===== flow/design.v =====
`timescale 1ns/1ps
module MODULE_STATIC_PROCESS (
    input clk,
    input rst,
    input [3:0] state_info,
    input [11:0] read_from_aux,
    input [11:0] read_from_ram,
    output reg [11:0] write2aux,
    output reg [11:0] write2ram,
    output reg [9:0] write2aux_addr,
    output reg [9:0] read_from_aux_addr,
    output reg [18:0] write2ram_addr,
    output reg[18:0] read_from_ram_addr,
    output reg ena_write_ram,
    output done
);
reg [18:0] cnt;
reg done_;
assign done=done_;
reg [4:0] cnt_buffer;
reg [11:0] color_buffer;
reg [11:0] buffer;
reg [11:0] color_reduced;
reg [15:0] color_cnt_1;
reg [15:0] color_cnt_2;
reg [15:0] color_cnt_3;
reg [15:0] color_cnt_4;
reg [15:0] color_cnt_5;
reg [15:0] color_cnt_6;
reg [15:0] color_cnt_7;
reg [15:0] color_cnt_8;
reg [15:0] color_cnt_9;
reg [15:0] color_cnt_10;
reg [15:0] color_cnt_11;
reg [15:0] color_cnt_12;
reg [15:0] color_cnt_13;
reg [15:0] color_cnt_14;
reg [15:0] color_cnt_15;
reg [15:0] color_cnt_16;
reg is_read_done;
always @(posedge clk) 
begin
    if(!rst)
    begin
      cnt=0;
      done_=0;
      cnt_buffer=0;
      color_buffer=0;
      buffer=0;
      color_reduced=0;
      color_cnt_1=0;
      color_cnt_2=0;
      color_cnt_3=0;
      color_cnt_4=0;
      color_cnt_5=0;
      color_cnt_6=0;
      color_cnt_7=0;
      color_cnt_8=0;
      color_cnt_9=0;
      color_cnt_10=0;
      color_cnt_11=0;
      color_cnt_12=0;
      color_cnt_13=0;
      color_cnt_14=0;
      color_cnt_15=0;
      color_cnt_16=0;
      is_read_done=0;
      write2aux=0;
      write2ram=0;
      write2aux_addr=0;
      read_from_aux_addr=0;
      write2ram_addr=0;
      read_from_ram_addr=0;
      ena_write_ram=0;
    end
    else if(done_==0&&(state_info==4'b1000||state_info==4'b1001))
    begin
      if(cnt_buffer==4'b0000)
      begin
        if(state_info==4'b1000)
          color_buffer=(read_from_ram[11:8]*8'd30+read_from_ram[7:4]*8'd59+read_from_ram[3:0]*8'd11)*9/8'd100;
        else if(state_info==4'b1001)
          color_buffer=(read_from_ram[11:8]*8'd30+read_from_ram[7:4]*8'd59+read_from_ram[3:0]*8'd11)*8/8'd100;
        read_from_ram_addr=cnt-641;
        cnt_buffer=cnt_buffer+1;
      end
      else if(cnt_buffer==4'b0001)  
      begin
        if(cnt%640==0||cnt<640)
            color_buffer=color_buffer-0;
        else
        begin
          color_reduced=(read_from_ram[11:8]*8'd30+read_from_ram[7:4]*8'd59+read_from_ram[3:0]*8'd11)/8'd100;
          if(color_buffer<color_reduced)
            color_buffer=0;
          else
            color_buffer=color_buffer-color_reduced;
        end
        read_from_ram_addr=cnt-640;
        cnt_buffer=cnt_buffer+1;
      end
      else if(cnt_buffer==4'b0010)  
      begin
        if(cnt<640)
            color_buffer=color_buffer-0;
        else
        begin
          color_reduced=(read_from_ram[11:8]*8'd30+read_from_ram[7:4]*8'd59+read_from_ram[3:0]*8'd11)/8'd100;
          if(color_buffer<color_reduced)
            color_buffer=0;
          else
            color_buffer=color_buffer-color_reduced;
        end
        read_from_ram_addr=cnt-639;
        cnt_buffer=cnt_buffer+1;
      end
      else if(cnt_buffer==4'b0011)  
      begin
        if(cnt<640||(cnt-639)%640==0)
            color_buffer=color_buffer-0;
        else
        begin
          color_reduced=(read_from_ram[11:8]*8'd30+read_from_ram[7:4]*8'd59+read_from_ram[3:0]*8'd11)/8'd100;
          if(color_buffer<color_reduced)
            color_buffer=0;
          else
            color_buffer=color_buffer-color_reduced;
        end
        read_from_ram_addr=cnt-1;
        cnt_buffer=cnt_buffer+1;
      end
      else if(cnt_buffer==4'b0100)  
      begin
        if(cnt%640==0)
            color_buffer=color_buffer-0;
        else
        begin
        color_reduced=(read_from_ram[11:8]*8'd30+read_from_ram[7:4]*8'd59+read_from_ram[3:0]*8'd11)/8'd100;
          if(color_buffer<color_reduced)
            color_buffer=0;
          else
            color_buffer=color_buffer-color_reduced;
        end
        read_from_ram_addr=cnt+1;
        cnt_buffer=cnt_buffer+1;
      end
      else if(cnt_buffer==4'b0101)  
      begin
        if(cnt>=639&&(cnt-639)%640==0)
          color_buffer=color_buffer-0;
        else 
        begin
          color_reduced=(read_from_ram[11:8]*8'd30+read_from_ram[7:4]*8'd59+read_from_ram[3:0]*8'd11)/8'd100;
          if(color_buffer<color_reduced)
            color_buffer=0;
          else
            color_buffer=color_buffer-color_reduced;
        end
        read_from_ram_addr=cnt+640-1;
        cnt_buffer=cnt_buffer+1;
      end
      else if(cnt_buffer==4'b0110)  
      begin
        if(cnt%640==0||cnt>640*479)
            color_buffer=color_buffer-0;
        else 
        begin
          color_reduced=(read_from_ram[11:8]*8'd30+read_from_ram[7:4]*8'd59+read_from_ram[3:0]*8'd11)/8'd100;
          if(color_buffer<color_reduced)
            color_buffer=0;
          else
            color_buffer=color_buffer-color_reduced;
        end
        read_from_ram_addr=cnt+640;
        cnt_buffer=cnt_buffer+1;
      end
      else if(cnt_buffer==4'b0111) 
      begin
        if(cnt>640*479)
            color_buffer=color_buffer-0;
        else
        begin
          color_reduced=(read_from_ram[11:8]*8'd30+read_from_ram[7:4]*8'd59+read_from_ram[3:0]*8'd11)/8'd100;
          if(color_buffer<color_reduced)
            color_buffer=0;
          else
            color_buffer=color_buffer-color_reduced;
        end
        read_from_aux_addr=(cnt-1)%640;  
        read_from_ram_addr=cnt+640+1;
        cnt_buffer=cnt_buffer+1;
      end
      else if(cnt_buffer==4'b1000)   
      begin
        if(cnt>640*479||(cnt>=630&&(cnt-639)%640==0))
            color_buffer=color_buffer-0;
        else
        begin
          color_reduced=(read_from_ram[11:8]*8'd30+read_from_ram[7:4]*8'd59+read_from_ram[3:0]*8'd11)/8'd100;
          if(color_buffer<color_reduced)
            color_buffer=0;
          else
            color_buffer=color_buffer-color_reduced;
        end
        color_buffer={color_buffer[3:0],color_buffer[3:0],color_buffer[3:0]};
        cnt=cnt+1;
        ena_write_ram=1;
        read_from_ram_addr=cnt; 
        cnt_buffer=0;
        write2ram_addr=cnt-640-2;
        read_from_aux_addr=(cnt-2)%640;
        write2ram=read_from_aux;   
        write2aux_addr=(cnt-2)%640;
        write2aux=buffer;
        buffer=color_buffer;
        if(cnt==640*480)
        begin
            done_=1;
            ena_write_ram=0;
            cnt=0;
            cnt_buffer=0;
        end
      end
    end
    else if(done_==0&& state_info==4'b1010)
    begin
          if(cnt_buffer==4'b0000)
          begin
            color_buffer=(read_from_ram[11:8]*8'd30+read_from_ram[7:4]*8'd59+read_from_ram[3:0]*8'd11)*4/8'd100;
            read_from_ram_addr=cnt-641;
            cnt_buffer=cnt_buffer+1;
          end
          else if(cnt_buffer==4'b0001)  
          begin
            if(cnt%640==0||cnt<640)
                color_buffer=color_buffer+0;
            else
            begin
              color_reduced=(read_from_ram[11:8]*8'd30+read_from_ram[7:4]*8'd59+read_from_ram[3:0]*8'd11)/8'd100;
              color_buffer=color_buffer+color_reduced;
            end
            read_from_ram_addr=cnt-640;
            cnt_buffer=cnt_buffer+1;
          end
          else if(cnt_buffer==4'b0010)  
          begin
            if(cnt<640)
                color_buffer=color_buffer-0;
            else
            begin
              color_reduced=(read_from_ram[11:8]*8'd30+read_from_ram[7:4]*8'd59+read_from_ram[3:0]*8'd11)*2/8'd100;
              color_buffer=color_buffer+color_reduced;
            end
            read_from_ram_addr=cnt-639;
            cnt_buffer=cnt_buffer+1;
          end
          else if(cnt_buffer==4'b0011)  
          begin
            if(cnt<640||(cnt-639)%640==0)
                color_buffer=color_buffer-0;
            else
            begin
              color_reduced=(read_from_ram[11:8]*8'd30+read_from_ram[7:4]*8'd59+read_from_ram[3:0]*8'd11)/8'd100;
              color_buffer=color_buffer+color_reduced;
            end
            read_from_ram_addr=cnt-1;
            cnt_buffer=cnt_buffer+1;
          end
          else if(cnt_buffer==4'b0100)  
          begin
            if(cnt%640==0)
                color_buffer=color_buffer-0;
            else
            begin
              color_reduced=(read_from_ram[11:8]*8'd30+read_from_ram[7:4]*8'd59+read_from_ram[3:0]*8'd11)*2/8'd100;
              color_buffer=color_buffer+color_reduced;
            end
            read_from_ram_addr=cnt+1;
            cnt_buffer=cnt_buffer+1;
          end
          else if(cnt_buffer==4'b0101)  
          begin
            if(cnt>=639&&(cnt-639)%640==0)
              color_buffer=color_buffer-0;
            else 
            begin
              color_reduced=(read_from_ram[11:8]*8'd30+read_from_ram[7:4]*8'd59+read_from_ram[3:0]*8'd11)*2/8'd100;
              color_buffer=color_buffer+color_reduced;
            end
            read_from_ram_addr=cnt+640-1;
            cnt_buffer=cnt_buffer+1;
          end
          else if(cnt_buffer==4'b0110)  
          begin
            if(cnt%640==0||cnt>640*479)
                color_buffer=color_buffer-0;
            else 
            begin
              color_reduced=(read_from_ram[11:8]*8'd30+read_from_ram[7:4]*8'd59+read_from_ram[3:0]*8'd11)/8'd100;
              color_buffer=color_buffer+color_reduced;
            end
            read_from_ram_addr=cnt+640;
            cnt_buffer=cnt_buffer+1;
          end
          else if(cnt_buffer==4'b0111) 
          begin
            if(cnt>640*479)
                color_buffer=color_buffer-0;
            else
            begin
              color_reduced=(read_from_ram[11:8]*8'd30+read_from_ram[7:4]*8'd59+read_from_ram[3:0]*8'd11)*2/8'd100;
              color_buffer=color_buffer+color_reduced;
            end
            read_from_aux_addr=(cnt-1)%640;  
            read_from_ram_addr=cnt+640+1;
            cnt_buffer=cnt_buffer+1;
          end
          else if(cnt_buffer==4'b1000)   
          begin
            if(cnt>640*479||(cnt>=630&&(cnt-639)%640==0))
                color_buffer=color_buffer-0;
            else
            begin
              color_reduced=(read_from_ram[11:8]*8'd30+read_from_ram[7:4]*8'd59+read_from_ram[3:0]*8'd11)/8'd100;
              color_buffer=color_buffer+color_reduced;
            end
            color_buffer=color_buffer/16;
            color_buffer={color_buffer[3:0],color_buffer[3:0],color_buffer[3:0]};
            cnt=cnt+1;
            ena_write_ram=1;
            read_from_ram_addr=cnt;  
            cnt_buffer=0;
            write2ram_addr=cnt-640-2; 
            read_from_aux_addr=(cnt-2)%640;
            write2ram=read_from_aux;   
            write2aux_addr=(cnt-2)%640;
            write2aux=buffer;
            buffer=color_buffer;
            if(cnt==640*480)
            begin
                done_=1;
                ena_write_ram=0;
                    cnt=0;
                cnt_buffer=0;
            end
          end
    end
    else if(done_==0&& state_info==4'b1011)
    begin
          if(cnt_buffer==4'b0000)
          begin
            color_buffer=12'b000000000111;
            read_from_ram_addr=cnt-641;
            cnt_buffer=cnt_buffer+1;
          end
          else if(cnt_buffer==4'b0001)  
          begin
            if(cnt%640==0||cnt<640)
                color_buffer=color_buffer+0;
            else
            begin
              color_reduced=(read_from_ram[11:8]*8'd30+read_from_ram[7:4]*8'd59+read_from_ram[3:0]*8'd11)/8'd100;
              color_buffer=color_buffer+color_reduced;
            end
            read_from_ram_addr=cnt-640;
            cnt_buffer=cnt_buffer+1;
          end
          else if(cnt_buffer==4'b0010)  
          begin
            color_buffer=color_buffer-0;
            read_from_ram_addr=cnt-639;
            cnt_buffer=cnt_buffer+1;
          end
          else if(cnt_buffer==4'b0011)  
          begin
            color_buffer=color_buffer-0;
            read_from_ram_addr=cnt-1;
            cnt_buffer=cnt_buffer+1;
          end
          else if(cnt_buffer==4'b0100)  
          begin
            color_buffer=color_buffer-0;
            read_from_ram_addr=cnt+1;
            cnt_buffer=cnt_buffer+1;
          end
          else if(cnt_buffer==4'b0101)  
          begin
            color_buffer=color_buffer-0;
            read_from_ram_addr=cnt+640-1;
            cnt_buffer=cnt_buffer+1;
          end
          else if(cnt_buffer==4'b0110)  
          begin
            color_buffer=color_buffer-0;
            read_from_ram_addr=cnt+640;
            cnt_buffer=cnt_buffer+1;
          end
          else if(cnt_buffer==4'b0111) 
          begin
            color_buffer=color_buffer-0;
            read_from_aux_addr=(cnt-1)%640;  
            read_from_ram_addr=cnt+640+1;
            cnt_buffer=cnt_buffer+1;
          end
          else if(cnt_buffer==4'b1000)   
          begin
            if(cnt>640*479||(cnt>=630&&(cnt-639)%640==0))
                color_buffer=color_buffer-0;
            else
            begin
              color_reduced=(read_from_ram[11:8]*8'd30+read_from_ram[7:4]*8'd59+read_from_ram[3:0]*8'd11)/8'd100;
              if(color_buffer>color_reduced)
                color_buffer=color_buffer-color_reduced;
              else
                color_buffer=0;
            end
            color_buffer={color_buffer[3:0],color_buffer[3:0],color_buffer[3:0]};
            cnt=cnt+1;
            ena_write_ram=1;
            read_from_ram_addr=cnt;  
            cnt_buffer=0;
            write2ram_addr=cnt-640-2; 
            read_from_aux_addr=(cnt-2)%640;
            write2ram=read_from_aux;   
            write2aux_addr=(cnt-2)%640;
            write2aux=buffer;
            buffer=color_buffer;
            if(cnt==640*480)
            begin
                done_=1;
                ena_write_ram=0;
                    cnt=0;
                cnt_buffer=0;
            end
          end
    end
    else if(done_==1'b1&&state_info<4'b1000)
    begin
      done_=1'b0;
      read_from_aux_addr=0;
      read_from_ram_addr=0;
      cnt=0;
      color_cnt_1=0;
      color_cnt_2=0;
      color_cnt_3=0;
      color_cnt_4=0;
      color_cnt_5=0;
      color_cnt_6=0;
      color_cnt_7=0;
      color_cnt_8=0;
      color_cnt_9=0;
      color_cnt_10=0;
      color_cnt_11=0;
      color_cnt_12=0;
      color_cnt_13=0;
      color_cnt_14=0;
      color_cnt_15=0;
      color_cnt_16=0;
      is_read_done=0;
    end
    else if(done_==1'b0 && state_info==4'b1100)
    begin
      if(cnt==480*640&&is_read_done==0)
      begin
        is_read_done=1;
        cnt=0;
      end
      if(is_read_done==0&&cnt<480*640)
      begin
        read_from_ram_addr=cnt;
        color_reduced=(read_from_ram[11:8]*8'd30+read_from_ram[7:4]*8'd59+read_from_ram[3:0]*8'd11)/8'd100;
        if(color_reduced[3:0]==4'b0000)
          color_cnt_1=color_cnt_1+1;
        else if(color_reduced[3:0]==4'b0001)
          color_cnt_2=color_cnt_2+1;
        else if(color_reduced[3:0]==4'b0010)
          color_cnt_3=color_cnt_3+1;
        else if(color_reduced[3:0]==4'b0011)
          color_cnt_4=color_cnt_4+1;
        else if(color_reduced[3:0]==4'b0100)
          color_cnt_5=color_cnt_5+1;
        else if(color_reduced[3:0]==4'b0101)
          color_cnt_6=color_cnt_6+1;
        else if(color_reduced[3:0]==4'b0110)
          color_cnt_7=color_cnt_7+1;
        else if(color_reduced[3:0]==4'b0111)
          color_cnt_8=color_cnt_8+1;
        else if(color_reduced[3:0]==4'b1000)
          color_cnt_9=color_cnt_9+1;
        else if(color_reduced[3:0]==4'b1001)
          color_cnt_10=color_cnt_10+1;
        else if(color_reduced[3:0]==4'b1010)
          color_cnt_11=color_cnt_11+1;
        else if(color_reduced[3:0]==4'b1011)
          color_cnt_12=color_cnt_12+1;
        else if(color_reduced[3:0]==4'b1100)
          color_cnt_13=color_cnt_13+1;
        else if(color_reduced[3:0]==4'b1101)
          color_cnt_14=color_cnt_14+1;
        else if(color_reduced[3:0]==4'b1110)
          color_cnt_15=color_cnt_15+1;
        else if(color_reduced[3:0]==4'b1111)
          color_cnt_16=color_cnt_16+1;
        cnt=cnt+1;
      end
      else if(is_read_done==1&&done_==0)
      begin
        if(cnt==640*480)
        begin
          done_=1;
          ena_write_ram=0;
        end
        else
        begin
          ena_write_ram=1;
          write2ram_addr=cnt;
          if(cnt%640<40)  
          begin
            if((480-(cnt/640))<color_cnt_1/160)
              write2ram=12'hFFD;
            else
              write2ram=12'b000000000000;
          end
          else if(cnt%640<80)
          begin
            if((480-(cnt/640))<color_cnt_2/160)
              write2ram=12'hFF0;
            else
              write2ram=12'b000000000000;
          end
          else if(cnt%640<120)
          begin
            if((480-(cnt/640))<color_cnt_3/160)
              write2ram=12'hFFF;
            else
              write2ram=12'b000000000000;
          end
          else if(cnt%640<160)
          begin
            if((480-(cnt/640))<color_cnt_4/160)
              write2ram=12'h0f0;
            else
              write2ram=12'b000000000000;
          end
          else if(cnt%640<200)
          begin
            if((480-(cnt/640))<color_cnt_5/160)
              write2ram=12'hFFE;
            else
              write2ram=12'b000000000000;
          end
          else if(cnt%640<240)
          begin
            if((480-(cnt/640))<color_cnt_6/160)
              write2ram=12'hCFC;
            else
              write2ram=12'b000000000000;
          end
          else if(cnt%640<280)
          begin
            if((480-(cnt/640))<color_cnt_7/160)
              write2ram=12'hfed;
            else
              write2ram=12'b000000000000;
          end
          else if(cnt%640<320)
          begin
            if((480-(cnt/640))<color_cnt_8/160)
              write2ram=12'h9ff;
            else
              write2ram=12'b000000000000;
          end
          else if(cnt%640<360)
          begin
            if((480-(cnt/640))<color_cnt_9/160)
              write2ram=12'hfdb;
            else
              write2ram=12'b000000000000;
          end
          else if(cnt%640<400)
          begin
            if((480-(cnt/640))<color_cnt_10/160)
              write2ram=12'hbff;
            else
              write2ram=12'b000000000000;
          end
          else if(cnt%640<440)
          begin
            if((480-(cnt/640))<color_cnt_11/160)
              write2ram=12'hfeb;
            else
              write2ram=12'b000000000000;
          end
          else if(cnt%640<480)
          begin
            if((480-(cnt/640))<color_cnt_12/160)
              write2ram=12'h8cf;
            else
              write2ram=12'b000000000000;
          end
          else if(cnt%640<520)
          begin
            if((480-(cnt/640))<color_cnt_13/160)
              write2ram=12'heef;
            else
              write2ram=12'b000000000000;
          end
          else if(cnt%640<560)
          begin
            if((480-(cnt/640))<color_cnt_14/160)
              write2ram=12'h9f9;
            else
              write2ram=12'b000000000000;
          end
          else if(cnt%640<600)
          begin
            if((480-(cnt/640))<color_cnt_15/160)
              write2ram=12'hfee;
            else
              write2ram=12'b000000000000;
          end
          else if(cnt%640<640)
          begin
            if((480-(cnt/640))<color_cnt_16/160)
              write2ram=12'hfcc;
            else
              write2ram=12'b000000000000;
          end
          cnt=cnt+1;
        end
      end
    end
end
endmodule  

===== flow/config.mk =====
export PLATFORM = sky130hd
export DESIGN_NAME = MODULE_STATIC_PROCESS
export DESIGN_NICKNAME = MODULE_STATIC_PROCESS
export VERILOG_FILES = /design/flow/design.v
export SDC_FILE = /design/flow/constraint.sdc
export NUM_CORES = 4
export LEC_CHECK = 0
export CAP_MARGIN = 20
export CORE_MARGIN = 2
export CORE_UTILIZATION = 40
export PLACE_DENSITY = 0.6
export SLEW_MARGIN = 20

===== flow/constraint.sdc =====
create_clock -name core_clock -period 44.8 [get_ports {clk}]
set_input_delay 8.9600 -clock core_clock [delete_from_list [all_inputs] [get_ports {clk}]]
set_output_delay 8.9600 -clock core_clock [all_outputs]
set_load 0.01 [all_outputs]

===== flow/run.sh =====
#!/bin/bash
# the make line also repeats each setting of config.mk as NAME=value (left out here)
make -C /OpenROAD-flow-scripts/flow DESIGN_CONFIG=/design/flow/config.mk WORK_HOME=/design/flow/orfs CLKGATE_MAP_FILE= finish

==> results.ini, run 1 <==
[global_routing]
grt_overflow = 0
grtUsageTotal_pct = 30.4
grt_pass1_vias = 36600
antenna_found_initial = 4
grt_pass1_wl_mm = 225
grt_max_degree = 102

[logic_synthesis]
synthAoiAreaFrac_pct = 27.6
synth_area_leader_cell = dfxtp_1
postSynthSeqShare_pct = 20.4
synth_flops = 373
synthTopCellsByCount = 686 x nor2_1, 535 x nand2_1, 373 x dfxtp_1
ys_sh_mux_pct = 2.06
yosysChipArea_um2 = 36600
ys_sh_adder_pct = 7.23
synthMostInstantiatedCell = nor2_1
ys_sh_xor_pct = 10.8
postSynth.asyncResetShare_pct = 0
synth-main-ff-cell = dfxtp_1
top_cell_area_share_pct = 20.4
ys_sh_simple_pct = 26.3
topCombFamilyByArea = AND-OR/OR-AND gates
synth-edff-count = 0
avgSynthCellArea_um2 = 7.09
yosys.cell_types.count = 132
area_leaders = dfxtp_1 20%, nor2_1 7.0%, xnor2_1 5.6%, nand2_1 5.5%, xor2_1 5.2%
synthCells = 5159
yosys_cells = 5159
ys_warn_count = 1
syn-cell-area_um2 = 36600

[clock_tree]
root_buffer = clkbuf_16
htree_num_levels = 2
clock_latency_ps = 610
numCtsBuffers = 46
holdBufCountCts = 0
cts_resized = 0
cts_setup_buffers = 0
clockBufferDepth = 3
cts.sinks = 373
path_clk_slew_ps = 60
cts_tree = yes

[worst_setup_path]
r2r_end = color_buffer[11]
rr_startpoint = cnt[0]
worstSetupEndpoint = color_buffer[11]
path_depth = 121
endpoint_kind = flop
crit_path_top_delay_cell = clkdlybuf4s50_1
cpLargestDelayFamily = AND-OR/OR-AND gates
rrSetupSlack_ps = 17060
cp-startpoint = read_from_ram[10]
reg2reg_depth = 111
critical_path_buf_inv_count = 10
cp_max_fo = 12
start_kind = input pin
worstSetupPathType = input pin to flop
max_stage_delay_ps = 650
critical_path.most_common_cell = ha_1
cp.arrival_ps = 37190
cp_data_required_time_ps = 45340

[floorplan]
floorplan.core_util_pct = 40.5
die_y_um = 306
die_area_um2 = 93900
core_um2 = 90300
die_x_um = 306
rows = 110
io_pins = 114

[detailed_routing]
drc = 0
post_drt_via_cell_ratio = 6.32
firstDrtPassIters = 6
finalWirelength_mm = 148
first_iter_violations = 4810
wl_per_cell_um = 23.5
drtAntennaViolNets = 0
num_vias = 39900

[flow_run]
tool_warnings = 53
drv_cap = 0

[sta]
slew_viol_final = 0
clock_skew_ps = 18.9
fin_tns_setup_ps = 0
hold_viol = 0
max_freq_mhz = 27.3
rsz0062_at_grt = no
period_needed_ps = 36660
hold_slack_ps = 454
setup_viol = 0
tightestPinTransition_ps = 1100
slew_headroom_pct = 25.9
setup_ws_ps = 8140
fin_crit_sh_pct = 81.8

[worst_hold_path]
hp-start = write2aux_addr[3]
hold_end = write2aux_addr[3]
hold_class = flop to flop
hold_depth = 2

[finish]
syn_to_final_growth_pct = 10.4
fill_cells = 9303
final_util_pct = 44.7
flop_area_um2 = 7470
final-comb-area_um2 = 27200
nNetsFinal = 5314

[outcome]
status = timing/DRC/antenna clean

[placed_design]
dpl_worst_slack_ps = 7830
gp_congestion = 1.00
hpwl_mm = 111
io_buffers = 113

through the flow:
stage | area, um2 | instances
after floorplan | 36600 | 5160
after global placement | 38700 | 6227
after detailed placement | 38700 | 6227
after CTS | 40400 | 6312
after global routing | 40400 | 6312
final | 40400 | 6314
final cells by class:
cell class | count | area share (%)
tap | 1176 | 3.64
sequential | 373 | 18.5
multi-input combinational | 4278 | 67.4
clock buffer | 70 | 3.45
timing repair buffer | 220 | 4.78
inverter | 180 | 1.68
antenna | 2 | 0.0124
clock inverter | 15 | 0.558
layer usage:
metal  wire length (um)  GRT usage [%]  vias to the layer above
met3              14700           5.87                      454
met1              62500           41.0                    18800
met2              62900           46.6                     2106
li1                   -              -                    18600
met5                  0              0                        -
met4               8060           14.5                        0
==> run 2: changes to the inputs <==
- ABC_AREA: default -> 1
- CAP_MARGIN: 20 -> 30
- CELL_PAD_IN_SITES_GLOBAL_PLACEMENT: default -> 0
- CORE_UTILIZATION: 40 -> 72
- CTS_CLUSTER_DIAMETER: default -> 346
- CTS_CLUSTER_SIZE: default -> 86
- GPL_TIMING_DRIVEN: default -> 1
- MIN_ROUTING_LAYER: default -> met1
- PLACE_DENSITY: 0.6 -> default
- PLACE_DENSITY_LB_ADDON: default -> 0.04
- TNS_END_PERCENT: default -> 5
- clock period: 44.8 -> 15.9 ns (I/O delays scaled with it)
==> run 2 against run 1 <==
  * The flow now stops in global routing (5_1_grt)
  * Synthesized cell count grew 12%
  * Synthesized area down 2.3%
  * Die area decreased by 45%
==> results.ini, run 2 <==
[outcome]
status = did not finish
failing_step = global routing (5_1_grt)
error = [ERROR GRT-0232] Routing congestion too high. Check the congestion heatmap in the GUI.

[logic_synthesis]
avgSynthCellArea_um2 = 6.17  ; -13%
ys_sh_mux_pct = 0.0595  ; -2.0 points
synth-main-ff-cell = dfxtp_1
synth-edff-count = 0  ; unchanged
ys_sh_xor_pct = 4.14  ; -6.7 points
yosys_cells = 5792  ; +12%
synthCells = 5792  ; +12%
synth_flops = 373  ; unchanged
syn-cell-area_um2 = 35700  ; -2.3%
yosysChipArea_um2 = 35700  ; -2.3%
yosys.cell_types.count = 81  ; -39%
ys_warn_count = 1  ; unchanged
postSynthSeqShare_pct = 20.9  ; +0.48 points
ys_sh_simple_pct = 33.1  ; +6.8 points
area_leaders = dfxtp_1 21%, nand2_1 11%, inv_1 9.3%, o21ai_0 7.1%, nor2_1 6.4%
ys_sh_adder_pct = 7.15  ; -0.085 points
synth_area_leader_cell = dfxtp_1
synthAoiAreaFrac_pct = 21.8  ; -5.8 points
synthMostInstantiatedCell = nand2_1
postSynth.asyncResetShare_pct = 0  ; unchanged
topCombFamilyByArea = simple AND/OR/NAND/NOR gates
synthTopCellsByCount = 1075 x nand2_1, 884 x inv_1, 613 x nor2_1
top_cell_area_share_pct = 20.9  ; +0.48 points

[clock_tree]
holdBufCountCts = 0  ; unchanged
htree_num_levels = 1  ; -1
numCtsBuffers = 8  ; -83%
root_buffer = clkbuf_16
cts.sinks = 373  ; unchanged
clockBufferDepth = 3  ; unchanged

[placed_design]
dpl_worst_slack_ps = -9190  ; -17030 ps
gp_congestion = 1.21  ; +20%
placed_cells = 6922  ; +11%
io_buffers = 113  ; unchanged
hpwl_mm = 94.4  ; -15%

[global_routing]
grt_overflow = 130
grtUsageTotal_pct = 71.2

[floorplan]
die_y_um = 227  ; -26%
floorplan.core_util_pct = 73.0  ; +32 points
core_um2 = 49000  ; -46%
io_pins = 114  ; unchanged
die_area_um2 = 51400  ; -45%
rows = 81  ; -26%
die_x_um = 227  ; -26%

-- run 2: per-layer routing --
metal  global-route usage (%)  overflow
met5                     35.9         1
met4                     61.7        38
met3                     55.9        14
met2                     88.9        73
met1                     72.8         4
-- run 2: through the flow --
step           hold WS (ps)  area (um2)
3_5_place_dp            460       41100
2_1_floorplan           436       35900
3_3_place_gp            450       41100
4_1_cts                 439       42500
-- run 2: repair_timing --
item                                    in CTS
endpoints found under the setup margin      24
endpoints found under the hold margin        0
pin swaps                                  122
setup buffers                               85
gates resized                              142
==> run 3: changes to the inputs <==
- CAP_MARGIN: 30 -> 20
- CORE_UTILIZATION: 72 -> 67
- CTS_CLUSTER_DIAMETER: 346 -> default
- MAX_ROUTING_LAYER: default -> met4
- PLACE_DENSITY_LB_ADDON: 0.04 -> default
- SETUP_SLACK_MARGIN: default -> 5.0
- TNS_END_PERCENT: 5 -> default
- clock period: 15.9 -> 17.1 ns (I/O delays scaled with it)
==> run 3 against run 2 <==
  * The run again fails in global routing (5_1_grt)
  * Synthesized cell count unchanged
  * Die area up 7.3%
  * Synthesized area unchanged
==> results.ini, run 3 <==
[logic_synthesis]
postSynthSeqShare_pct = 20.9  ; unchanged
synth-main-ff-cell = dfxtp_1
avgSynthCellArea_um2 = 6.17  ; unchanged
ys_sh_xor_pct = 4.14  ; unchanged
ys_sh_mux_pct = 0.0595  ; unchanged
synth-edff-count = 0  ; unchanged
synthCells = 5792  ; unchanged
synth_flops = 373  ; unchanged
synth_area_leader_cell = dfxtp_1
synthTopCellsByCount = 1075 x nand2_1, 884 x inv_1, 613 x nor2_1
postSynth.asyncResetShare_pct = 0  ; unchanged
area_leaders = dfxtp_1 21%, nand2_1 11%, inv_1 9.3%, o21ai_0 7.1%, nor2_1 6.4%
synthAoiAreaFrac_pct = 21.8  ; unchanged
yosysChipArea_um2 = 35700  ; unchanged
ys_sh_adder_pct = 7.15  ; unchanged
synthMostInstantiatedCell = nand2_1
ys_sh_simple_pct = 33.1  ; unchanged
topCombFamilyByArea = simple AND/OR/NAND/NOR gates
yosys.cell_types.count = 81  ; unchanged
top_cell_area_share_pct = 20.9  ; unchanged
ys_warn_count = 1  ; unchanged
syn-cell-area_um2 = 35700  ; unchanged
yosys_cells = 5792  ; unchanged

[placed_design]
gp_congestion = 1.13  ; -6.7%
place_area_um2 = 41400  ; +0.63%
io_buffers = 113  ; unchanged
hpwl_mm = 103  ; +8.9%

[floorplan]
die_y_um = 235  ; +3.6%
core_um2 = 52700  ; +7.6%
die_x_um = 235  ; +3.6%
io_pins = 114  ; unchanged
floorplan.core_util_pct = 67.9  ; -5.1 points
rows = 84  ; +3.7%
die_area_um2 = 55200  ; +7.3%

[global_routing]
grt_overflow = 69
grtUsageTotal_pct = 74.1

[clock_tree]
holdBufCountCts = 0  ; unchanged
cts.sinks = 373  ; unchanged
root_buffer = clkbuf_16
numCtsBuffers = 42  ; +34
clockBufferDepth = 3  ; unchanged
htree_num_levels = 2  ; +1

[outcome]
status = did not finish
failing_step = global routing (5_1_grt)
error = [ERROR GRT-0116] Global routing finished with congestion. Check the congestion regions in the DRC Viewer.

run 3: timing repair:
| action | CTS |
|---|---|
| pin swaps | 263 |
| gates resized | 367 |
| setup buffers | 141 |
| endpoints found under the setup margin | 284 |
run 3: routing by layer:
metal / global-route usage, % / GRT overflow
met1: 72.1 / 3
met2: 92.9 / 28
met3: 53.6 / 5
met4: 72.2 / 33
met5: - / -
run 3: per-stage QoR:
stage	cells	util (%)	hold WS, ps	setup slack [ps]
floorplan	5793	-	436	-6310
global placement	6928	78.6	437	-6730
detailed placement	6928	78.6	443	-7750
CTS	7144	85.9	451	-5820
==> run 4: changes to the inputs <==
- CELL_PAD_IN_SITES_GLOBAL_PLACEMENT: 0 -> default
- CORE_UTILIZATION: 67 -> 72
- CTS_CLUSTER_DIAMETER: default -> 371
- CTS_CLUSTER_SIZE: 86 -> 98
- GPL_TIMING_DRIVEN: 1 -> default
- MAX_ROUTING_LAYER: met4 -> default
- MIN_ROUTING_LAYER: met1 -> default
- PLACE_DENSITY: default -> 0.6
- SETUP_SLACK_MARGIN: 5.0 -> default
- TNS_END_PERCENT: default -> 5
- clock period: 17.1 -> 24.8 ns (I/O delays scaled with it)
==> run 4 against run 3 <==
  * The run again fails in global routing (5_1_grt)
  * Die area fell by 6.8%
  * Synthesized area did not move
  * Synthesized cell count did not move
==> results.ini, run 4 <==
[logic_synthesis]
ys_sh_xor_pct = 4.14  ; unchanged
ys_sh_mux_pct = 0.0595  ; unchanged
yosys_cells = 5792  ; unchanged
ys_warn_count = 1  ; unchanged
synth-main-ff-cell = dfxtp_1
topCombFamilyByArea = simple AND/OR/NAND/NOR gates
ys_sh_adder_pct = 7.15  ; unchanged
yosys.cell_types.count = 81  ; unchanged
area_leaders = dfxtp_1 21%, nand2_1 11%, inv_1 9.3%, o21ai_0 7.1%, nor2_1 6.4%
postSynthSeqShare_pct = 20.9  ; unchanged
synth_area_leader_cell = dfxtp_1
synthCells = 5792  ; unchanged
synth-edff-count = 0  ; unchanged
syn-cell-area_um2 = 35700  ; unchanged
synthAoiAreaFrac_pct = 21.8  ; unchanged
yosysChipArea_um2 = 35700  ; unchanged
avgSynthCellArea_um2 = 6.17  ; unchanged
synthTopCellsByCount = 1075 x nand2_1, 884 x inv_1, 613 x nor2_1
postSynth.asyncResetShare_pct = 0  ; unchanged
synth_flops = 373  ; unchanged
ys_sh_simple_pct = 33.1  ; unchanged
synthMostInstantiatedCell = nand2_1
top_cell_area_share_pct = 20.9  ; unchanged

[global_routing]
grt_overflow = 246
grtUsageTotal_pct = 75.8

[clock_tree]
htree_num_levels = 1  ; -1
clockBufferDepth = 3  ; unchanged
root_buffer = clkbuf_16
numCtsBuffers = 7  ; -83%
cts.sinks = 373  ; unchanged

[floorplan]
die_x_um = 227  ; -3.5%
die_y_um = 227  ; -3.5%
rows = 81  ; -3.6%
die_area_um2 = 51400  ; -6.8%
io_pins = 114  ; unchanged
core_um2 = 49000  ; -7.0%
floorplan.core_util_pct = 73.0  ; +5.1 points

[placed_design]
io_buffers = 113  ; unchanged
gp_congestion = 1.09  ; -3.7%
hpwl_mm = 95.6  ; -7.1%
place_area_um2 = 39200  ; -5.3%
dpl_worst_slack_ps = -2070  ; +5680 ps

[outcome]
failing_step = global routing (5_1_grt)
status = did not finish
error = [ERROR GRT-0232] Routing congestion too high. Check the congestion heatmap in the GUI.

## run 4: timing repair
item                                   4_1_cts
hold buffers                                 0
pin swaps                                  109
resized                                    109
buffers inserted                            74
setup endpoints to repair                   11
endpoints found under the hold margin        0
## run 4: through the flow
| step | instances |
|---|---|
| after global placement | 6675 |
| after detailed placement | 6675 |
| after floorplan | 5793 |
| after CTS | 6757 |
## run 4: routing by layer
metal | GRT overflow | global-route usage (%)
met3 | 24 | 60.5
met2 | 111 | 91.6
met4 | 73 | 69.3
met1 | 37 | 78.2
met5 | 1 | 37.0
==> run 5: changes to the inputs <==
- CAP_MARGIN: 20 -> 25
- CELL_PAD_IN_SITES_DETAIL_PLACEMENT: default -> 1
- CORE_ASPECT_RATIO: default -> 0.86
- CORE_UTILIZATION: 72 -> 40
- CTS_CLUSTER_DIAMETER: 371 -> default
- CTS_CLUSTER_SIZE: 98 -> 83
- MIN_ROUTING_LAYER: default -> met2
- SETUP_SLACK_MARGIN: default -> 5.0
- TNS_END_PERCENT: 5 -> default
- clock period: 24.8 -> 29.0 ns (I/O delays scaled with it)
==> run 5 against run 4 <==
  * The flow again stops in global routing (5_1_grt)
  * Synthesized area did not move
  * Die area rose by 78%
  * Synthesized cell count did not move
==> results.ini, run 5 <==
[outcome]
status = did not finish
failing_step = global routing (5_1_grt)
error = [ERROR GRT-0116] Global routing finished with congestion. Check the congestion regions in the DRC Viewer.

[global_routing]
grt_overflow = 4
grtUsageTotal_pct = 57.3

[clock_tree]
clockBufferDepth = 3  ; unchanged
htree_num_levels = 2  ; +1
cts.sinks = 373  ; unchanged
root_buffer = clkbuf_16
numCtsBuffers = 47  ; +40
holdBufCountCts = 0  ; unchanged

[logic_synthesis]
synth_area_leader_cell = dfxtp_1
top_cell_area_share_pct = 20.9  ; unchanged
postSynth.asyncResetShare_pct = 0  ; unchanged
synth_flops = 373  ; unchanged
avgSynthCellArea_um2 = 6.17  ; unchanged
syn-cell-area_um2 = 35700  ; unchanged
synth-main-ff-cell = dfxtp_1
synthAoiAreaFrac_pct = 21.8  ; unchanged
synthMostInstantiatedCell = nand2_1
ys_sh_mux_pct = 0.0595  ; unchanged
topCombFamilyByArea = simple AND/OR/NAND/NOR gates
ys_sh_simple_pct = 33.1  ; unchanged
postSynthSeqShare_pct = 20.9  ; unchanged
ys_sh_adder_pct = 7.15  ; unchanged
ys_warn_count = 1  ; unchanged
synthTopCellsByCount = 1075 x nand2_1, 884 x inv_1, 613 x nor2_1
area_leaders = dfxtp_1 21%, nand2_1 11%, inv_1 9.3%, o21ai_0 7.1%, nor2_1 6.4%
synthCells = 5792  ; unchanged
yosys_cells = 5792  ; unchanged
synth-edff-count = 0  ; unchanged
ys_sh_xor_pct = 4.14  ; unchanged
yosysChipArea_um2 = 35700  ; unchanged
yosys.cell_types.count = 81  ; unchanged

[floorplan]
die_y_um = 281  ; +24%
floorplan.core_util_pct = 40.4  ; -33 points
rows = 101  ; +25%
io_pins = 114  ; unchanged
die_area_um2 = 91800  ; +78%
core_um2 = 88500  ; +81%
die_x_um = 326  ; +44%

[placed_design]
io_buffers = 113  ; unchanged
place_area_um2 = 38400  ; -2.1%
hpwl_mm = 122  ; +28%
gp_congestion = 1.09  ; +0.47%

-- run 5: what timing repair did --
item | CTS
setup endpoints to repair | 24
pin swaps | 140
gates resized | 119
setup buffers | 106
-- run 5: per-stage QoR --
step                setup WS (ps)  hold slack [ps]  TNS (ps)  cells
floorplan                    3210              436         0   5793
global placement              490              450         0   6974
detailed placement           -203              463      -273   6974
CTS                          3330              476         0   7167
-- run 5: routing by layer --
metal | overflow | track usage, %
met4 | 3 | 24.0
met5 | 0 | 39.0
met2 | 0 | 62.8
met3 | 1 | 72.5
met1 | - | -
==> run 6: changes to the inputs <==
- CAP_MARGIN: 25 -> 20
- CELL_PAD_IN_SITES_DETAIL_PLACEMENT: 1 -> default
- CELL_PAD_IN_SITES_GLOBAL_PLACEMENT: default -> 1
- CORE_ASPECT_RATIO: 0.86 -> default
- CORE_UTILIZATION: 40 -> 57
- CTS_CLUSTER_SIZE: 83 -> 86
- GPL_TIMING_DRIVEN: default -> 1
- MIN_ROUTING_LAYER: met2 -> met1
- PLACE_DENSITY: 0.6 -> default
- PLACE_DENSITY_LB_ADDON: default -> 0.04
- SETUP_SLACK_MARGIN: 5.0 -> default
- clock period: 29.0 -> 13.3 ns (I/O delays scaled with it)
==> run 6 against run 5 <==
  * Now fails the layout checks on setup timing
  * Synthesized area stayed put
  * Synthesized cell count stayed put
  * Die area is 29% lower
==> results.ini, run 6 <==
[worst_setup_path]
cp_data_required_time_ps = 13810
path_depth = 153
worstSetupEndpoint = color_buffer[11]
rr_startpoint = cnt[18]
critical_path.most_common_cell = nand2_1
start_kind = input pin
crit_path_top_delay_cell = fa_1
worstSetupPathType = input pin to flop
cpLargestDelayFamily = simple AND/OR/NAND/NOR gates
cp.arrival_ps = 23990
cp_max_fo = 5
r2r_end = color_buffer[11]
endpoint_kind = flop
max_stage_delay_ps = 520
reg2reg_depth = 153
cp-startpoint = read_from_ram[10]
critical_path_buf_inv_count = 27
rrSetupSlack_ps = -6150

[logic_synthesis]
synthCells = 5792  ; unchanged
area_leaders = dfxtp_1 21%, nand2_1 11%, inv_1 9.3%, o21ai_0 7.1%, nor2_1 6.4%
ys_sh_adder_pct = 7.15  ; unchanged
synth_area_leader_cell = dfxtp_1
yosys_cells = 5792  ; unchanged
yosysChipArea_um2 = 35700  ; unchanged
synthTopCellsByCount = 1075 x nand2_1, 884 x inv_1, 613 x nor2_1
synth_flops = 373  ; unchanged
ys_sh_xor_pct = 4.14  ; unchanged
avgSynthCellArea_um2 = 6.17  ; unchanged
top_cell_area_share_pct = 20.9  ; unchanged
synthMostInstantiatedCell = nand2_1
ys_sh_simple_pct = 33.1  ; unchanged
ys_warn_count = 1  ; unchanged
postSynth.asyncResetShare_pct = 0  ; unchanged
synth-main-ff-cell = dfxtp_1
yosys.cell_types.count = 81  ; unchanged
synthAoiAreaFrac_pct = 21.8  ; unchanged
topCombFamilyByArea = simple AND/OR/NAND/NOR gates
ys_sh_mux_pct = 0.0595  ; unchanged
postSynthSeqShare_pct = 20.9  ; unchanged
synth-edff-count = 0  ; unchanged
syn-cell-area_um2 = 35700  ; unchanged

[placed_design]
gp_congestion = 1.13  ; +3.7%
io_buffers = 113  ; unchanged
place_area_um2 = 43800  ; +14%
hpwl_mm = 99.4  ; -19%

[flow_run]
drv_cap = 0
tool_warnings = 55

[detailed_routing]
drtAntennaViolNets = 0
finalWirelength_mm = 149
drc = 0
wl_per_cell_um = 19.4
firstDrtPassIters = 10
first_iter_violations = 5914
post_drt_via_cell_ratio = 6.01
num_vias = 46000

[global_routing]
grt_pass1_vias = 42300
grt_max_degree = 89
grt_overflow = 0
grt_pass1_wl_mm = 218
antenna_found_initial = 2
grtUsageTotal_pct = 41.8

[finish]
nNetsFinal = 6993
final_cell_area_um2 = 48800
syn_to_final_growth_pct = 36.6
final_util_pct = 79.0

[floorplan]
die_y_um = 254  ; -9.5%
die_x_um = 254  ; -22%
rows = 91  ; -9.9%
floorplan.core_util_pct = 57.8  ; +17 points
die_area_um2 = 64700  ; -29%
core_um2 = 61800  ; -30%
io_pins = 114  ; unchanged

[sta]
fin_tns_setup_ps = -271900
max_freq_mhz = 42.6
hold_viol = 0
slew_headroom_pct = 25.9
fin_crit_sh_pct = 177
tightestPinTransition_ps = 1110
rsz0062_at_grt = yes
setup_ws_ps = -10190
clock_skew_ps = 34.2
setup_viol = 174
slew_viol_final = 0
period_needed_ps = 23490

[worst_hold_path]
hold_end = buffer[7]
hold_depth = 2
hold_class = flop to flop
hp-start = buffer[7]

[clock_tree]
clockBufferDepth = 3  ; unchanged
htree_num_levels = 2  ; unchanged
clock_latency_ps = 630
numCtsBuffers = 45  ; -4.3%
path_clk_slew_ps = 60
cts_tree = yes
cts.sinks = 373  ; unchanged
root_buffer = clkbuf_16
holdBufCountCts = 0  ; unchanged

[outcome]
status = failed layout checks
violations = setup timing

## run 6: routing by layer
| layer | GRT usage [%] | part of all wire, % | up-vias |
|---|---|---|---|
| met5 | 0 | 0 | - |
| met4 | 25.4 | 7.3 | 0 |
| met3 | 9.18 | 11 | 864 |
| met2 | 67.2 | 44 | 2860 |
| met1 | 51.2 | 37 | 21000 |
| li1 | - | - | 21200 |
## run 6: cell type report
type	instances	area [um2]
Sequential cell	373	7470
Tap cell	837	1050
Antenna cell	1	2.50
Fill cell	4535	13000
Clock buffer	63	1270
Multi-Input combinational cell	4267	26200
Inverter	956	3650
Clock inverter	18	270
Timing Repair Buffer	1135	8910
## run 6: stage by stage
stage | setup WS [ps] | instances | hold WS, ps
detailed placement | -10630 | 7395 | 458
CTS | -8770 | 7585 | 468
global placement | -9840 | 7395 | 452
global route | -11410 | 7649 | 496
floorplan | -9350 | 5793 | 436
finish | -10190 | 7650 | 465
## run 6: timing repair
action                     4_1_cts  5_1_grt
pin swaps                      178      224
gates resized                  233      346
hold endpoints to repair         0        0
setup endpoints to repair      178      271
buffers inserted               113       73
==> run 7: changes to the inputs <==
- CELL_PAD_IN_SITES_GLOBAL_PLACEMENT: 1 -> 0
- CORE_UTILIZATION: 57 -> 72
- MAX_ROUTING_LAYER: default -> met4
- PLACE_DENSITY_LB_ADDON: 0.04 -> 0.2
- clock period: 13.3 -> 23.2 ns (I/O delays scaled with it)
==> run 7 against run 6 <==
  * The run now fails in global routing (5_1_grt)
  * Synthesized cell count unchanged
  * Synthesized area unchanged
  * Die area down 21%
==> results.ini, run 7 <==
[logic_synthesis]
postSynth.asyncResetShare_pct = 0  ; unchanged
synth_flops = 373  ; unchanged
topCombFamilyByArea = simple AND/OR/NAND/NOR gates
synthMostInstantiatedCell = nand2_1
postSynthSeqShare_pct = 20.9  ; unchanged
yosys.cell_types.count = 81  ; unchanged
syn-cell-area_um2 = 35700  ; unchanged
ys_sh_xor_pct = 4.14  ; unchanged
synth-edff-count = 0  ; unchanged
yosys_cells = 5792  ; unchanged
ys_sh_simple_pct = 33.1  ; unchanged
top_cell_area_share_pct = 20.9  ; unchanged
yosysChipArea_um2 = 35700  ; unchanged
synth-main-ff-cell = dfxtp_1
synthTopCellsByCount = 1075 x nand2_1, 884 x inv_1, 613 x nor2_1
synthAoiAreaFrac_pct = 21.8  ; unchanged
ys_sh_mux_pct = 0.0595  ; unchanged
avgSynthCellArea_um2 = 6.17  ; unchanged
synth_area_leader_cell = dfxtp_1
synthCells = 5792  ; unchanged
ys_warn_count = 1  ; unchanged
area_leaders = dfxtp_1 21%, nand2_1 11%, inv_1 9.3%, o21ai_0 7.1%, nor2_1 6.4%
ys_sh_adder_pct = 7.15  ; unchanged

[clock_tree]
numCtsBuffers = 42  ; -6.7%
holdBufCountCts = 0  ; unchanged
root_buffer = clkbuf_16
htree_num_levels = 2  ; unchanged
clockBufferDepth = 3  ; unchanged
cts.sinks = 373  ; unchanged

[outcome]
error = [ERROR GRT-0116] Global routing finished with congestion. Check the congestion regions in the DRC Viewer.
status = did not finish
failing_step = global routing (5_1_grt)

[placed_design]
gp_congestion = 1.11  ; -1.5%
io_buffers = 113  ; unchanged
hpwl_mm = 94.6  ; -4.9%
placed_cells = 6693  ; -9.5%

[global_routing]
grtUsageTotal_pct = 66.4
grt_overflow = 6

[floorplan]
die_area_um2 = 51400  ; -21%
die_x_um = 227  ; -11%
rows = 81  ; -11%
io_pins = 114  ; unchanged
core_um2 = 49000  ; -21%
floorplan.core_util_pct = 73.0  ; +15 points
die_y_um = 227  ; -11%

[run 7: stage by stage]
stage	util (%)	cell area (um2)	setup WS, ps
3_3_place_gp	80.7	39500	-1830
2_1_floorplan	-	36100	-1430
4_1_cts	85.4	41800	-1060
3_5_place_dp	80.7	39500	-2800
[run 7: repair_timing]
action,CTS
gates resized,108
setup buffers,58
setup endpoints to repair,24
pin swaps,125
[run 7: routing by layer]
layer  GRT usage [%]  overflow
met4            58.1         3
met2            87.3         0
met1            68.4         0
met3            40.7         3
met5               -         -
==> run 8: changes to the inputs <==
- CELL_PAD_IN_SITES_GLOBAL_PLACEMENT: 0 -> default
- CTS_CLUSTER_DIAMETER: default -> 207
- CTS_CLUSTER_SIZE: 86 -> 100
- GPL_TIMING_DRIVEN: 1 -> default
- MAX_ROUTING_LAYER: met4 -> default
- MIN_ROUTING_LAYER: met1 -> default
- PLACE_DENSITY: default -> 0.6
- PLACE_DENSITY_LB_ADDON: 0.2 -> default
- SETUP_SLACK_MARGIN: default -> -1.29
- clock period: 23.2 -> 13.8 ns (I/O delays scaled with it)
==> run 8 against run 7 <==
  * The flow again stops in global routing (5_1_grt)
  * Synthesized area unchanged
  * Synthesized cell count unchanged
  * Die area unchanged
==> results.ini, run 8 <==
[outcome]
status = did not finish
failing_step = global routing (5_1_grt)
error = [ERROR GRT-0116] Global routing finished with congestion. Check the congestion regions in the DRC Viewer.

[logic_synthesis]
synth-main-ff-cell = dfxtp_1
synthCells = 5792  ; unchanged
ys_sh_simple_pct = 33.1  ; unchanged
yosys_cells = 5792  ; unchanged
ys_sh_mux_pct = 0.0595  ; unchanged
ys_sh_xor_pct = 4.14  ; unchanged
avgSynthCellArea_um2 = 6.17  ; unchanged
yosysChipArea_um2 = 35700  ; unchanged
topCombFamilyByArea = simple AND/OR/NAND/NOR gates
yosys.cell_types.count = 81  ; unchanged
synthMostInstantiatedCell = nand2_1
syn-cell-area_um2 = 35700  ; unchanged
synth_flops = 373  ; unchanged
area_leaders = dfxtp_1 21%, nand2_1 11%, inv_1 9.3%, o21ai_0 7.1%, nor2_1 6.4%
synthAoiAreaFrac_pct = 21.8  ; unchanged
postSynth.asyncResetShare_pct = 0  ; unchanged
synth-edff-count = 0  ; unchanged
synthTopCellsByCount = 1075 x nand2_1, 884 x inv_1, 613 x nor2_1
synth_area_leader_cell = dfxtp_1
ys_warn_count = 1  ; unchanged
ys_sh_adder_pct = 7.15  ; unchanged
postSynthSeqShare_pct = 20.9  ; unchanged
top_cell_area_share_pct = 20.9  ; unchanged

[global_routing]
grtUsageTotal_pct = 73.0
grt_overflow = 37

[clock_tree]
numCtsBuffers = 7  ; -83%
clockBufferDepth = 3  ; unchanged
htree_num_levels = 1  ; -1
holdBufCountCts = 0  ; unchanged
root_buffer = clkbuf_16
cts.sinks = 373  ; unchanged

[floorplan]
rows = 81  ; unchanged
die_y_um = 227  ; unchanged
io_pins = 114  ; unchanged
die_x_um = 227  ; unchanged
core_um2 = 49000  ; unchanged
floorplan.core_util_pct = 73.0  ; unchanged
die_area_um2 = 51400  ; unchanged

[placed_design]
io_buffers = 113  ; unchanged
dpl_worst_slack_ps = -10570  ; -7770 ps
gp_congestion = 1.21  ; +9.0%
place_area_um2 = 43100  ; +9.0%
hpwl_mm = 102  ; +7.4%

==> run 8: stage by stage <==
stage	hold slack, ps	util, %	instances
2_1_floorplan	436	-	5793
3_3_place_gp	447	88.0	7166
3_5_place_dp	448	88.0	7166
4_1_cts	474	90.8	7258
==> run 8: repair_timing <==
action | CTS
pin swaps | 161
setup endpoints to repair | 24
cloned | 0
setup buffers | 92
resized | 129
==> run 8: layer usage <==
layer  global-route usage, %  GRT overflow
met4                    64.2            17
met3                    58.9             1
met2                    90.7            14
met1                    72.9             2
met5                    46.0             3
==> run 9: changes to the inputs <==
- ABC_AREA: 1 -> default
- CORE_UTILIZATION: 72 -> 59
- CTS_CLUSTER_DIAMETER: 207 -> default
- CTS_CLUSTER_SIZE: 100 -> default
- PLACE_DENSITY: 0.6 -> default
- SETUP_SLACK_MARGIN: -1.29 -> 5.0
- clock period: 13.8 -> 19.7 ns (I/O delays scaled with it)
==> run 9 against run 8 <==
  * The layout now fails its checks (setup timing)
  * Synthesized area increased by 2.4%
  * Die area increased by 24%
  * Synthesized cell count decreased by 11%
==> results.ini, run 9 <==
[logic_synthesis]
avgSynthCellArea_um2 = 7.09  ; +15%
top_cell_area_share_pct = 20.4  ; -0.48 points
postSynthSeqShare_pct = 20.4  ; -0.48 points
area_leaders = dfxtp_1 20%, nor2_1 7.0%, xnor2_1 5.6%, nand2_1 5.5%, xor2_1 5.2%
synth-edff-count = 0  ; unchanged
ys_sh_simple_pct = 26.3  ; -6.8 points
synthCells = 5159  ; -11%
yosys.cell_types.count = 132  ; +63%
synth_flops = 373  ; unchanged
yosysChipArea_um2 = 36600  ; +2.4%
ys_sh_mux_pct = 2.06  ; +2.0 points
syn-cell-area_um2 = 36600  ; +2.4%
synth-main-ff-cell = dfxtp_1
ys_sh_xor_pct = 10.8  ; +6.7 points
topCombFamilyByArea = AND-OR/OR-AND gates
ys_sh_adder_pct = 7.23  ; +0.085 points
synthMostInstantiatedCell = nor2_1
synthAoiAreaFrac_pct = 27.6  ; +5.8 points
ys_warn_count = 1  ; unchanged
synth_area_leader_cell = dfxtp_1
synthTopCellsByCount = 686 x nor2_1, 535 x nand2_1, 373 x dfxtp_1
yosys_cells = 5159  ; -11%
postSynth.asyncResetShare_pct = 0  ; unchanged

[flow_run]
drv_cap = 0
tool_warnings = 57

[detailed_routing]
post_drt_via_cell_ratio = 6.63
drtAntennaViolNets = 0
n_antenna_cell = 0
drc = 0
firstDrtPassIters = 9
wl_per_cell_um = 22.6
num_vias = 44300
first_iter_violations = 6361
finalWirelength_mm = 151

[placed_design]
hpwl_mm = 111  ; +9.2%
io_buffers = 113  ; unchanged
gp_congestion = 1.08  ; -11%
place_area_um2 = 43800  ; +1.6%

[outcome]
status = failed layout checks
violations = setup timing

[worst_hold_path]
hold_depth = 2
hold_end = write2aux[7]
hp-start = buffer[7]
hold_class = flop to flop

[finish]
syn_to_final_growth_pct = 28.1
final_cell_area_um2 = 46800
final_util_pct = 76.2
nNetsFinal = 6077

[clock_tree]
root_buffer = clkbuf_16
holdBufCountCts = 0  ; unchanged
cts_tree = yes
clockBufferDepth = 3  ; unchanged
clock_latency_ps = 640
path_clk_slew_ps = 80
cts.sinks = 373  ; unchanged
numCtsBuffers = 43  ; +36
htree_num_levels = 2  ; +1

[sta]
hold_viol = 0
setup_ws_ps = -5950
slew_headroom_pct = 16.5
slew_viol_final = 0
rsz0062_at_grt = yes
tightestPinTransition_ps = 1250
period_needed_ps = 25650
clock_skew_ps = 52.5
fin_crit_sh_pct = 130
setup_viol = 24
max_freq_mhz = 39.0

[floorplan]
io_pins = 114  ; unchanged
die_area_um2 = 64000  ; +24%
die_x_um = 253  ; +12%
core_um2 = 61500  ; +26%
rows = 91  ; +12%
floorplan.core_util_pct = 59.5  ; -14 points
die_y_um = 253  ; +12%

[worst_setup_path]
worstSetupEndpoint = color_buffer[8]
reg2reg_depth = 107
rrSetupSlack_ps = -850
cp.arrival_ps = 26140
endpoint_kind = flop
rr_startpoint = cnt[7]
path_depth = 119
max_stage_delay_ps = 580
critical_path_buf_inv_count = 15
cp_max_fo = 4
critical_path.most_common_cell = ha_4
cpLargestDelayFamily = adder cells
cp-startpoint = read_from_ram[9]
worstSetupPathType = input pin to flop
start_kind = input pin
crit_path_top_delay_cell = fa_1
cp_data_required_time_ps = 20190
r2r_end = color_buffer[8]

[global_routing]
grt_max_degree = 104
grtUsageTotal_pct = 44.8
grt_overflow = 0
grt_pass1_wl_mm = 228
antenna_found_initial = 3
grt_pass1_vias = 41200

run 9: layer usage:
| metal | up-vias | GRT usage (%) | routed length, um |
|---|---|---|---|
| li1 | 20100 | - | - |
| met1 | 20600 | 56.2 | 57400 |
| met2 | 2877 | 69.2 | 64200 |
| met3 | 752 | 11.1 | 18300 |
| met4 | 2 | 27.6 | 11300 |
| met5 | - | 0 | 11 |
run 9: stage by stage:
step	setup WS [ps]	TNS [ps]	hold slack, ps	cells
global placement	-6580	-126940	441	6512
floorplan	-6790	-129570	429	5160
finish	-5950	-113400	460	6680
global route	-6850	-131800	481	6680
CTS	-5490	-101330	462	6653
detailed placement	-7480	-146610	452	6512
run 9: cell type report:
type / instances / area, um2
multi-input combinational: 4278 / 28500
fill: 4811 / 14600
timing repair buffer: 986 / 7840
sequential: 373 / 7470
clock buffer: 57 / 1200
tap: 790 / 988
inverter: 180 / 688
clock inverter: 16 / 166
run 9: timing repair:
item,4_1_cts,5_1_grt
setup buffers,68,27
gates resized,154,90
pin swaps,124,68
endpoints found under the setup margin,284,284
==> run 10: changes to the inputs <==
- CAP_MARGIN: 20 -> 40
- CORE_UTILIZATION: 59 -> 66
- HOLD_SLACK_MARGIN: default -> 0.28
- PLACE_DENSITY: default -> 0.6
- SETUP_SLACK_MARGIN: 5.0 -> default
- clock period: 19.7 -> 12.1 ns (I/O delays scaled with it)
==> run 10 against run 9 <==
  * The flow now stops in global routing (5_1_grt)
  * Synthesized area did not move
  * Die area fell by 10%
  * Synthesized cell count did not move
==> results.ini, run 10 <==
[logic_synthesis]
synth_flops = 373  ; unchanged
top_cell_area_share_pct = 20.4  ; unchanged
ys_sh_adder_pct = 7.23  ; unchanged
ys_sh_simple_pct = 26.3  ; unchanged
postSynth.asyncResetShare_pct = 0  ; unchanged
postSynthSeqShare_pct = 20.4  ; unchanged
yosys_cells = 5159  ; unchanged
avgSynthCellArea_um2 = 7.09  ; unchanged
synth-edff-count = 0  ; unchanged
ys_sh_xor_pct = 10.8  ; unchanged
area_leaders = dfxtp_1 20%, nor2_1 7.0%, xnor2_1 5.6%, nand2_1 5.5%, xor2_1 5.2%
syn-cell-area_um2 = 36600  ; unchanged
topCombFamilyByArea = AND-OR/OR-AND gates
ys_warn_count = 1  ; unchanged
synth-main-ff-cell = dfxtp_1
synth_area_leader_cell = dfxtp_1
yosys.cell_types.count = 132  ; unchanged
yosysChipArea_um2 = 36600  ; unchanged
synthMostInstantiatedCell = nor2_1
synthTopCellsByCount = 686 x nor2_1, 535 x nand2_1, 373 x dfxtp_1
synthAoiAreaFrac_pct = 27.6  ; unchanged
synthCells = 5159  ; unchanged
ys_sh_mux_pct = 2.06  ; unchanged

[clock_tree]
root_buffer = clkbuf_16
htree_num_levels = 2  ; unchanged
numCtsBuffers = 43  ; unchanged
cts.sinks = 373  ; unchanged
clockBufferDepth = 3  ; unchanged

[placed_design]
io_buffers = 113  ; unchanged
hpwl_mm = 116  ; +4.5%
gp_congestion = 1.13  ; +4.7%
place_area_um2 = 46000  ; +5.1%

[floorplan]
die_x_um = 239  ; -5.4%
rows = 86  ; -5.5%
die_y_um = 239  ; -5.4%
core_um2 = 55000  ; -11%
floorplan.core_util_pct = 66.5  ; +7.0 points
die_area_um2 = 57300  ; -10%
io_pins = 114  ; unchanged

[outcome]
status = did not finish
error = [ERROR GRT-0116] Global routing finished with congestion. Check the congestion regions in the DRC Viewer.
failing_step = global routing (5_1_grt)

[global_routing]
grtUsageTotal_pct = 88.7
grt_overflow = 450

[run 10: timing repair]
| item | 4_1_cts |
|---|---|
| setup endpoints to repair | 284 |
| hold buffers | 0 |
| buffers inserted | 137 |
| resized | 466 |
| pin swaps | 375 |
| hold endpoints to repair | 0 |
[run 10: per-layer routing]
metal | GRT usage, % | overflow
met1 | 87.7 | 36
met2 | 98.0 | 191
met3 | 80.8 | 38
met4 | 89.2 | 180
met5 | 65.4 | 5
[run 10: per-stage QoR]
stage | instances | worst slack (ps) | TNS, ps
detailed placement | 6774 | -13820 | -894370
global placement | 6768 | -12540 | -772640
CTS | 6979 | -12030 | -523990
floorplan | 5160 | -12870 | -552080
==> run 11: changes to the inputs <==
- ABC_AREA: default -> 1
- CAP_MARGIN: 40 -> 20
- CORE_UTILIZATION: 66 -> 72
- CTS_CLUSTER_DIAMETER: default -> 207
- CTS_CLUSTER_SIZE: default -> 100
- HOLD_SLACK_MARGIN: 0.28 -> default
- SETUP_SLACK_MARGIN: default -> -1.14
- clock period: 12.1 -> 13.6 ns (I/O delays scaled with it)
==> run 11 against run 10 <==
  * The flow again stops in global routing (5_1_grt)
  * Synthesized cell count up 12%
  * Synthesized area down 2.3%
  * Die area down 10%
==> results.ini, run 11 <==
[logic_synthesis]
synth-main-ff-cell = dfxtp_1
ys_sh_adder_pct = 7.15  ; -0.085 points
synthCells = 5792  ; +12%
topCombFamilyByArea = simple AND/OR/NAND/NOR gates
ys_warn_count = 1  ; unchanged
top_cell_area_share_pct = 20.9  ; +0.48 points
synth_area_leader_cell = dfxtp_1
synthAoiAreaFrac_pct = 21.8  ; -5.8 points
synthMostInstantiatedCell = nand2_1
yosys.cell_types.count = 81  ; -39%
postSynth.asyncResetShare_pct = 0  ; unchanged
avgSynthCellArea_um2 = 6.17  ; -13%
syn-cell-area_um2 = 35700  ; -2.3%
area_leaders = dfxtp_1 21%, nand2_1 11%, inv_1 9.3%, o21ai_0 7.1%, nor2_1 6.4%
ys_sh_mux_pct = 0.0595  ; -2.0 points
ys_sh_simple_pct = 33.1  ; +6.8 points
synth_flops = 373  ; unchanged
ys_sh_xor_pct = 4.14  ; -6.7 points
synthTopCellsByCount = 1075 x nand2_1, 884 x inv_1, 613 x nor2_1
yosys_cells = 5792  ; +12%
postSynthSeqShare_pct = 20.9  ; +0.48 points
synth-edff-count = 0  ; unchanged
yosysChipArea_um2 = 35700  ; -2.3%

[global_routing]
grtUsageTotal_pct = 71.1
grt_overflow = 17

[floorplan]
die_y_um = 227  ; -5.3%
core_um2 = 49000  ; -11%
rows = 81  ; -5.8%
die_area_um2 = 51400  ; -10%
floorplan.core_util_pct = 73.0  ; +6.5 points
io_pins = 114  ; unchanged
die_x_um = 227  ; -5.3%

[placed_design]
hpwl_mm = 103  ; -11%
gp_congestion = 1.21  ; +6.8%
dpl_worst_slack_ps = -10880  ; +2930 ps
placed_cells = 7190  ; +6.1%
io_buffers = 113  ; unchanged

[clock_tree]
holdBufCountCts = 0  ; unchanged
numCtsBuffers = 7  ; -84%
clockBufferDepth = 3  ; unchanged
cts.sinks = 373  ; unchanged
root_buffer = clkbuf_16
htree_num_levels = 1  ; -1

[outcome]
failing_step = global routing (5_1_grt)
error = [ERROR GRT-0116] Global routing finished with congestion. Check the congestion regions in the DRC Viewer.
status = did not finish

run 11: through the flow:
| stage | util, % | TNS (ps) | cell area, um2 |
|---|---|---|---|
| after floorplan | - | -192410 | 36100 |
| after global placement | 88.4 | -259120 | 43300 |
| after detailed placement | 88.4 | -405440 | 43300 |
| after CTS | 90.7 | -200640 | 44400 |
run 11: metal layers:
| metal | GRT overflow | track usage (%) |
|---|---|---|
| met3 | 4 | 55.8 |
| met1 | 1 | 71.2 |
| met5 | 2 | 43.8 |
| met4 | 4 | 63.4 |
| met2 | 6 | 88.8 |
run 11: repair_timing:
item	4_1_cts
endpoints found under the hold margin	0
setup endpoints to repair	24
gates resized	127
pin swaps	158
setup buffers	68
